==> trial 21: inputs <==
==> flow/design.v <==
module apb_slave (
	input  wire sys_clk,
	input  wire sys_rst_n,
	input  wire tim_psel,
	input  wire tim_penable,
	input  wire tim_pwrite,
	output wire tim_pready,
	output wire wr_en,
	output wire rd_en
);
	reg  apb_access;
	wire apb_access_pre;
	assign wr_en          = tim_pready  & tim_pwrite;
	assign rd_en          = tim_pready  & ~tim_pwrite;
	assign tim_pready     = apb_access  & tim_penable;
	assign apb_access_pre = tim_penable & tim_psel;
	always @(posedge sys_clk, negedge sys_rst_n) begin
		if (!sys_rst_n) begin
			apb_access <= 1'b0;
		end else begin
			apb_access <= apb_access_pre;
		end
	end
endmodule
module counter (
	input  wire sys_clk,
	input  wire sys_rst_n,
	input  wire timer_en,
	input  wire div_en,
	input  wire [3:0]  div_val,
	input  wire [63:0] cnt_tdr,
	input  wire cnt_tdr_en,
	input  wire cnt_clr,
	input  wire timer_en_nedge,
	input  wire halt_en,
	output reg  [63:0] count,
	output reg  cnt_update
);
	reg  [63:0] cnt_pre;
	wire cnt_en;
	wire pulse;
	reg  [7:0]  sub_cnt;
	wire [7:0]  sub_cnt_pre;
	reg  [7:0]  sub_cnt_cmp;
	wire sub_cnt_clr;
	wire sub_cnt_en;
	assign cnt_en = ~halt_en && timer_en && (!div_en || (div_val==0) || pulse );
	always @(posedge sys_clk, negedge sys_rst_n) begin
		if (!sys_rst_n) begin
			cnt_update <= 1'b0;
		end else begin
			cnt_update <= cnt_en;
		end
	end
	always @(*) begin
		if( ((cnt_clr & cnt_en) | timer_en_nedge) & (~halt_en) ) begin
			cnt_pre = 64'h0;
		end else begin
			if (cnt_tdr_en) begin
				cnt_pre = cnt_tdr;
			end else begin
				if (cnt_en) begin
					cnt_pre = count + 1;
				end else begin
					cnt_pre = count;
				end
			end
		end
	end
	always @(posedge sys_clk, negedge sys_rst_n) begin
		if (!sys_rst_n) begin
			count <= 64'b0;
		end else begin
			count <= cnt_pre;
		end
	end
	always @(*) begin
		case (div_val)
			4'h0: sub_cnt_cmp = 8'd0;
			4'h2: sub_cnt_cmp = 8'd3;
			4'h3: sub_cnt_cmp = 8'd7;
			4'h4: sub_cnt_cmp = 8'd15;
			4'h5: sub_cnt_cmp = 8'd31;
			4'h6: sub_cnt_cmp = 8'd63;
			4'h7: sub_cnt_cmp = 8'd127;
			4'h8: sub_cnt_cmp = 8'd255;
			default: sub_cnt_cmp = 8'd1;
		endcase
	end
	assign pulse       = sub_cnt == sub_cnt_cmp;
	assign sub_cnt_pre = sub_cnt_clr ? 8'h0 : sub_cnt_en ? sub_cnt+1 : sub_cnt;
	assign sub_cnt_clr = ~halt_en & (~timer_en | ~div_en | pulse);
	assign sub_cnt_en  = ~halt_en & timer_en & div_en & (div_val!=0);
	always @(posedge sys_clk, negedge sys_rst_n) begin
		if (!sys_rst_n) begin
			sub_cnt <= 8'b0;
		end else begin
			sub_cnt <= sub_cnt_pre;
		end
	end
endmodule
module register (
	input  wire sys_clk,
	input  wire sys_rst_n,
	input  wire wr_en,
	input  wire rd_en,
	input  wire [11:0] tim_paddr,
	input  wire [31:0] tim_pwdata,
	input  wire [3:0]  tim_pstrb,
	output reg  [31:0] tim_prdata,
	output wire tim_pslverr,
	output wire tim_int,
	input  wire dbg_mode,
	input  wire cnt_update,
	input  wire [63:0] count,
	output wire timer_en,
	output wire div_en,
	output wire [3:0]  div_val,
	output wire [63:0] cnt_tdr,
	output wire cnt_tdr_en,
	output wire cnt_clr,
	output wire timer_en_nedge,
	output wire halt_en
);
	reg  [31:0] TCR_reg;
	reg  [31:0] TDR0_reg;
	reg  [31:0] TDR1_reg;
	reg  [31:0] TCMP0_reg;
	reg  [31:0] TCMP1_reg;
	reg  [31:0] TIER_reg;
	reg  [31:0] TISR_reg;
	reg  [31:0] THCSR_reg;
	wire [5:0]  TCR_pre;
	reg  [31:0] TDR0_pre;
	reg  [31:0] TDR1_pre;
	wire [31:0] TCMP0_pre;
	wire [31:0] TCMP1_pre;
	wire THCSR_pre;
	wire TIER_pre;
	wire TISR_pre;
	wire TCR_sel0;
	wire TCR_sel1;
	wire TDR0_sel;
	wire TDR1_sel;
	wire TCMP0_sel;
	wire TCMP1_sel;
	wire TIER_sel;
	wire TISR_clr;
	wire TISR_set;
	wire THCSR_sel;
	wire prohibit_err;
	wire div_en_err;
	wire div_val_err;
	reg  timer_en_next;
	function [31:0] strobe_merge;
		input [3:0]  pstrb;
		input [31:0] pwdata;
		input [31:0] data_reg;
		reg   [31:0] mask;
		begin
			mask = {{8{pstrb[3]}},
				{8{pstrb[2]}},
				{8{pstrb[1]}},
				{8{pstrb[0]}}};
			strobe_merge = (pwdata & mask) | (data_reg & (~mask));
		end
	endfunction
	assign timer_en    = TCR_reg[0];
	assign div_en      = TCR_reg[1];
	assign div_val     = TCR_reg[11:8];
	assign cnt_tdr     = {TDR1_pre,TDR0_pre};
	assign cnt_tdr_en  = TDR0_sel | TDR1_sel;
	assign cnt_clr     = TISR_set;
	assign halt_en     = dbg_mode & THCSR_reg[0];
	assign tim_int     = TIER_reg[0] & TISR_reg[0];
	assign div_en_err  = TCR_sel0 & TCR_reg[0] & (TCR_reg[1] !== tim_pwdata[1]);
	assign div_val_err = TCR_sel1 & TCR_reg[0] & (TCR_reg[11:8] !== tim_pwdata[11:8]);
	assign prohibit_err= TCR_sel1 & (tim_pwdata[11:8]>4'h8);
	assign tim_pslverr = div_en_err | div_val_err | prohibit_err;
	assign TCR_sel0     = wr_en & (tim_paddr === 12'h0) & tim_pstrb[0];
	assign TCR_sel1     = wr_en & (tim_paddr === 12'h0) & tim_pstrb[1];
	assign TCR_pre[1:0] = TCR_sel0 & ~tim_pslverr ? tim_pwdata[1:0]  : TCR_reg[1:0];
	assign TCR_pre[5:2] = TCR_sel1 & ~tim_pslverr ? tim_pwdata[11:8] : TCR_reg[11:8];
	assign timer_en_nedge = timer_en_next & (~timer_en);
	always @(posedge sys_clk, negedge sys_rst_n) begin
		if (!sys_rst_n) begin
			timer_en_next <= 1'b0;
		end else begin
			timer_en_next <= timer_en;
		end
	end
	assign TDR0_sel = wr_en & (tim_paddr === 12'h4);
	always @(*) begin
		if(TDR0_sel) begin
			TDR0_pre = strobe_merge(tim_pstrb,tim_pwdata,TDR0_reg);
		end else begin
			if (timer_en_nedge) begin
				TDR0_pre = 32'h0;
			end else begin
				if (cnt_update) begin
					TDR0_pre = count[31:0];
				end else begin
					TDR0_pre = TDR0_reg;
				end
			end
		end
	end
	assign TDR1_sel  = wr_en & (tim_paddr === 12'h8);
	always @(*) begin
		if(TDR1_sel) begin
			TDR1_pre = strobe_merge(tim_pstrb,tim_pwdata,TDR1_reg);
		end else begin
			if (timer_en_nedge) begin
				TDR1_pre = 32'h0;
			end else begin
				if (cnt_update) begin
					TDR1_pre = count[63:32];
				end else begin
					TDR1_pre = TDR1_reg;
				end
			end
		end
	end
	assign TCMP0_sel = wr_en & (tim_paddr === 12'hC);
	assign TCMP0_pre = TCMP0_sel ? strobe_merge(tim_pstrb,tim_pwdata,TCMP0_reg) : TCMP0_reg;
	assign TCMP1_sel = wr_en & (tim_paddr === 12'h10);
	assign TCMP1_pre = TCMP1_sel ? strobe_merge(tim_pstrb,tim_pwdata,TCMP1_reg) : TCMP1_reg;
	assign TIER_sel  = wr_en & tim_pstrb[0] & (tim_paddr === 12'h14);
	assign TIER_pre  = TIER_sel ? tim_pwdata[0] : TIER_reg[0];
	assign TISR_clr  = wr_en & tim_pstrb[0] & tim_pwdata[0] & (tim_paddr === 12'h18);
	assign TISR_set  = count === {TCMP1_reg,TCMP0_reg};
	assign TISR_pre  = TISR_clr ? 1'b0 : ( TISR_set ? 1'b1 : TISR_reg[0]);
	assign THCSR_sel    = wr_en & tim_pstrb[0] & (tim_paddr === 12'h1C);
	assign THCSR_pre    = THCSR_sel ? tim_pwdata[0] : THCSR_reg[0];
	always @(*) begin
		if (rd_en) begin
			case (tim_paddr)
				12'h00: tim_prdata = TCR_reg;
				12'h04: tim_prdata = TDR0_reg;
				12'h08: tim_prdata = TDR1_reg;
				12'h0C: tim_prdata = TCMP0_reg;
				12'h10: tim_prdata = TCMP1_reg;
				12'h14: tim_prdata = TIER_reg;
				12'h18: tim_prdata = TISR_reg;
				12'h1C: tim_prdata = THCSR_reg;
				default: tim_prdata = 32'h0;
			endcase
		end else begin
			tim_prdata = 32'h0;
		end
	end
	always @(posedge sys_clk, negedge sys_rst_n) begin
		if (!sys_rst_n) begin
			TCR_reg <= 32'h0000_0100;
		end else begin
			TCR_reg[1:0]  <= TCR_pre[1:0];
			TCR_reg[11:8] <= TCR_pre[5:2];
		end
	end
	always @(posedge sys_clk, negedge sys_rst_n) begin
		if (!sys_rst_n) begin
			TDR0_reg <= 32'h0;
		end else begin
			TDR0_reg <= TDR0_pre;
		end
	end
	always @(posedge sys_clk, negedge sys_rst_n) begin
		if (!sys_rst_n) begin
			TDR1_reg <= 32'h0;
		end else begin
			TDR1_reg <= TDR1_pre;
		end
	end
	always @(posedge sys_clk, negedge sys_rst_n) begin
		if (!sys_rst_n) begin
			TCMP0_reg <= 32'hFFFF_FFFF;
		end else begin
			TCMP0_reg <= TCMP0_pre;
		end
	end
	always @(posedge sys_clk, negedge sys_rst_n) begin
		if (!sys_rst_n) begin
			TCMP1_reg <= 32'hFFFF_FFFF;
		end else begin
			TCMP1_reg <= TCMP1_pre;
		end
	end
	always @(posedge sys_clk, negedge sys_rst_n) begin
		if (!sys_rst_n) begin
			TIER_reg <= 32'h0;
		end else begin
			TIER_reg[0] <= TIER_pre;
		end
	end
	always @(posedge sys_clk, negedge sys_rst_n) begin
		if (!sys_rst_n) begin
			TISR_reg <= 32'h0;
		end else begin
			TISR_reg[0] <= TISR_pre;
		end
	end
	always @(posedge sys_clk, negedge sys_rst_n) begin
		if (!sys_rst_n) begin
			THCSR_reg <= 32'h0;
		end else begin
			THCSR_reg[0] <= THCSR_pre;
			THCSR_reg[1] <= dbg_mode & THCSR_reg[0];
		end
	end
endmodule
module timer_top (
	input  wire sys_clk,
	input  wire sys_rst_n,
	input  wire tim_psel,
	input  wire tim_penable,
	input  wire tim_pwrite,
	input  wire [11:0] tim_paddr,
	input  wire [31:0] tim_pwdata,
	input  wire [3:0]  tim_pstrb,
	output wire [31:0] tim_prdata,
	output wire tim_pslverr,
	output wire tim_pready,
	output wire tim_int,
	input  wire dbg_mode
);
	wire wr_en;
	wire rd_en;
	wire timer_en;
	wire div_en;
	wire [3:0]  div_val;
	wire [63:0] cnt_tdr;
	wire cnt_tdr_en;
	wire cnt_clr;
	wire timer_en_nedge;
	wire [63:0] count;
	wire cnt_update;
	wire halt_en;
	apb_slave apb_slave_u(
		.sys_clk        (sys_clk        ),
		.sys_rst_n      (sys_rst_n      ),
		.tim_psel       (tim_psel       ),
		.tim_penable    (tim_penable    ),
		.tim_pwrite     (tim_pwrite     ),
		.tim_pready     (tim_pready     ),
		.wr_en          (wr_en          ),
		.rd_en          (rd_en          )
	);	
	register register_u (
		.sys_clk        (sys_clk        ),
		.sys_rst_n      (sys_rst_n      ),
		.wr_en          (wr_en          ),
		.rd_en          (rd_en          ),
		.tim_paddr      (tim_paddr      ),
		.tim_pwdata     (tim_pwdata     ),
		.tim_prdata     (tim_prdata     ),
		.tim_pstrb      (tim_pstrb      ),
		.tim_pslverr    (tim_pslverr    ),
		.tim_int        (tim_int        ),
		.dbg_mode       (dbg_mode       ),
		.timer_en       (timer_en       ),
		.div_en         (div_en         ),
		.div_val        (div_val        ),
		.cnt_tdr        (cnt_tdr        ),
		.cnt_tdr_en     (cnt_tdr_en     ),	
		.cnt_clr        (cnt_clr        ),
		.timer_en_nedge (timer_en_nedge ),
		.count          (count          ),
		.cnt_update     (cnt_update     ),
		.halt_en        (halt_en        )
	);
	counter counter_u (
		.sys_clk        (sys_clk        ),
		.sys_rst_n      (sys_rst_n      ),
		.timer_en       (timer_en       ),
		.div_en         (div_en         ),
		.div_val        (div_val        ),
		.cnt_tdr        (cnt_tdr        ),
		.cnt_tdr_en     (cnt_tdr_en     ),	
		.timer_en_nedge (timer_en_nedge ),
		.cnt_clr        (cnt_clr        ),
		.count          (count          ),
		.cnt_update     (cnt_update     ),
		.halt_en        (halt_en        )
	);
endmodule
==> flow/run.sh <==
#!/bin/bash
# the make line also repeats each setting of config.mk as NAME=value (left out here)
make -C /OpenROAD-flow-scripts/flow DESIGN_CONFIG=/design/flow/config.mk WORK_HOME=/design/flow/orfs CLKGATE_MAP_FILE= finish
==> flow/config.mk <==
export PLATFORM = sky130hd
export DESIGN_NAME = timer_top
export DESIGN_NICKNAME = timer_top
export VERILOG_FILES = /design/flow/design.v
export SDC_FILE = /design/flow/constraint.sdc
export NUM_CORES = 4
export LEC_CHECK = 0
export ABC_AREA = 1
export CAP_MARGIN = 20
export CORE_MARGIN = 2
export CORE_UTILIZATION = 72
export CTS_CLUSTER_DIAMETER = 105
export CTS_CLUSTER_SIZE = 74
export PLACE_DENSITY_LB_ADDON = 0.28
export SETUP_SLACK_MARGIN = 0.82
export SLEW_MARGIN = 20
==> flow/constraint.sdc <==
create_clock -name core_clock -period 3.25 [get_ports {sys_clk}]
set_input_delay 0.6500 -clock core_clock [delete_from_list [all_inputs] [get_ports {sys_clk}]]
set_output_delay 0.6500 -clock core_clock [all_outputs]
set_load 0.01 [all_outputs]
==> build 76: changes against trial 21 <==
==> flow/config.mk (replaced) <==
export PLATFORM = sky130hd
export DESIGN_NAME = timer_top
export DESIGN_NICKNAME = timer_top
export VERILOG_FILES = /design/flow/design.v
export SDC_FILE = /design/flow/constraint.sdc
export NUM_CORES = 4
export LEC_CHECK = 0
export ABC_AREA = 0
export CAP_MARGIN = 25
export CORE_ASPECT_RATIO = 1.19
export CORE_MARGIN = 2
export CORE_UTILIZATION = 60
export CTS_CLUSTER_DIAMETER = 207
export HOLD_SLACK_MARGIN = 0.19
export MIN_ROUTING_LAYER = met2
export PLACE_DENSITY = 0.35
export SETUP_SLACK_MARGIN = 0.29
export SLEW_MARGIN = 20
==> flow/constraint.sdc (replaced) <==
create_clock -name core_clock -period 9.63 [get_ports {sys_clk}]
set_input_delay 1.9260 -clock core_clock [delete_from_list [all_inputs] [get_ports {sys_clk}]]
set_output_delay 1.9260 -clock core_clock [all_outputs]
set_load 0.01 [all_outputs]
==> trial 79: changes against trial 21 <==
==> flow/config.mk (replaced) <==
export PLATFORM = sky130hd
export DESIGN_NAME = timer_top
export DESIGN_NICKNAME = timer_top
export VERILOG_FILES = /design/flow/design.v
export SDC_FILE = /design/flow/constraint.sdc
export NUM_CORES = 4
export LEC_CHECK = 0
export CAP_MARGIN = 20
export CELL_PAD_IN_SITES_DETAIL_PLACEMENT = 1
export CORE_MARGIN = 2
export CORE_UTILIZATION = 40
export CTS_CLUSTER_DIAMETER = 332
export GPL_ROUTABILITY_DRIVEN = 1
export HOLD_SLACK_MARGIN = 0.15
export MIN_ROUTING_LAYER = met2
export SETUP_SLACK_MARGIN = -0.12
export SLEW_MARGIN = 20
export TNS_END_PERCENT = 45
==> flow/constraint.sdc (replaced) <==
create_clock -name core_clock -period 6.5 [get_ports {sys_clk}]
set_input_delay 1.3000 -clock core_clock [delete_from_list [all_inputs] [get_ports {sys_clk}]]
set_output_delay 1.3000 -clock core_clock [all_outputs]
set_load 0.01 [all_outputs]
==> trial 28: changes against trial 21 <==
==> flow/config.mk (replaced) <==
export PLATFORM = sky130hd
export DESIGN_NAME = timer_top
export DESIGN_NICKNAME = timer_top
export VERILOG_FILES = /design/flow/design.v
export SDC_FILE = /design/flow/constraint.sdc
export NUM_CORES = 4
export LEC_CHECK = 0
export ABC_AREA = 1
export CAP_MARGIN = 20
export CORE_MARGIN = 2
export CORE_UTILIZATION = 22
export CTS_CLUSTER_SIZE = 61
export GPL_TIMING_DRIVEN = 1
export MIN_ROUTING_LAYER = met1
export PLACE_DENSITY_LB_ADDON = 0.26
export SETUP_SLACK_MARGIN = 0.69
export SLEW_MARGIN = 35
export TNS_END_PERCENT = 50
==> flow/constraint.sdc (replaced) <==
create_clock -name core_clock -period 6.13 [get_ports {sys_clk}]
set_input_delay 1.2260 -clock core_clock [delete_from_list [all_inputs] [get_ports {sys_clk}]]
set_output_delay 1.2260 -clock core_clock [all_outputs]
set_load 0.01 [all_outputs]
==> impl_metrics.toml <==
# implementation run metrics
[grt]
use_met2_pct = 93.32
busiest_layer = "met2"

[run_status]
haltStage = "5_1_grt"
status = "did not finish"
error_line = "[ERROR GRT-0232] Routing congestion too high. Check the congestion heatmap in the GUI."

[synth]
syn_inst = 2464
synth_nets = 2520
yosys_cells = 2464

[floorplan]
fp_util_pct = 73.59

[placed_design]
place_ws_ns = -0.4053
placed_area_um2 = 17100
# the run above: trial 21

==> impl_metrics.toml <==
# physical design summary
[synth]
yosys_cells = 2464
edf_count = 0
syn_inst = 2464
synth_nets = 2520
xor_area_share_pct = 3.894

[power_and_ir_drop]
power_density_nw_per_um2 = 176.6
p_total_uw = 3210

[run_status]
status = "finished clean"

[final_timing]
fin_tns_setup_ns = 0
min_period_ns = 5.340

[final_layout]
signal_buffers = 117

[placed_design]
place_ws_ns = 0.7786
placed_area_um2 = 17250

[floorplan]
fp_util_pct = 22.20

[grt]
use_met2_pct = 30.70
busiest_layer = "met2"
# the run above: trial 28

==> impl_metrics.toml <==
# physical design summary
[run_status]
status = "finished clean"

[synth]
yosys_cells = 1310
async_flop_share_pct = 100.0
synth_nets = 1366
ys_sh_adder_pct = 0.1878

[routing]
via_count = 14793
routedWlPerCell_um = 25.48
met2_length_mm = 19.54

[placed_design]
place_ws_ns = 2.738
placed_area_um2 = 14330

[floorplan]
die_w_um = 140.6
fp_util_pct = 60.97

[final_timing]
max_freq_mhz = 142.7

[grt]
use_met2_pct = 62.43
busiest_layer = "met3"

[clock_network]
insertion_delay_ns = 0.54

[final_layout]
clkbuf_count = 35
# the run above: build 76

==> impl_metrics.toml <==
# physical design summary
[run_status]
status = "finished clean"

[power_and_ir_drop]
switchingPower_uw = 725.2

[placed_design]
place_ws_ns = 0.7933
placed_area_um2 = 14550

[floorplan]
rows = 66
fp_util_pct = 40.74

[clock_network]
root_buffer = "clkbuf_16"

[synth]
xor_area_share_pct = 9.073
syn_inst = 1310
yosys_cells = 1310
synth_nets = 1366

[grt]
use_met2_pct = 46.71
busiest_layer = "met3"

[critical_path]
critPathMaxFanout = 32
# the run above: trial 79

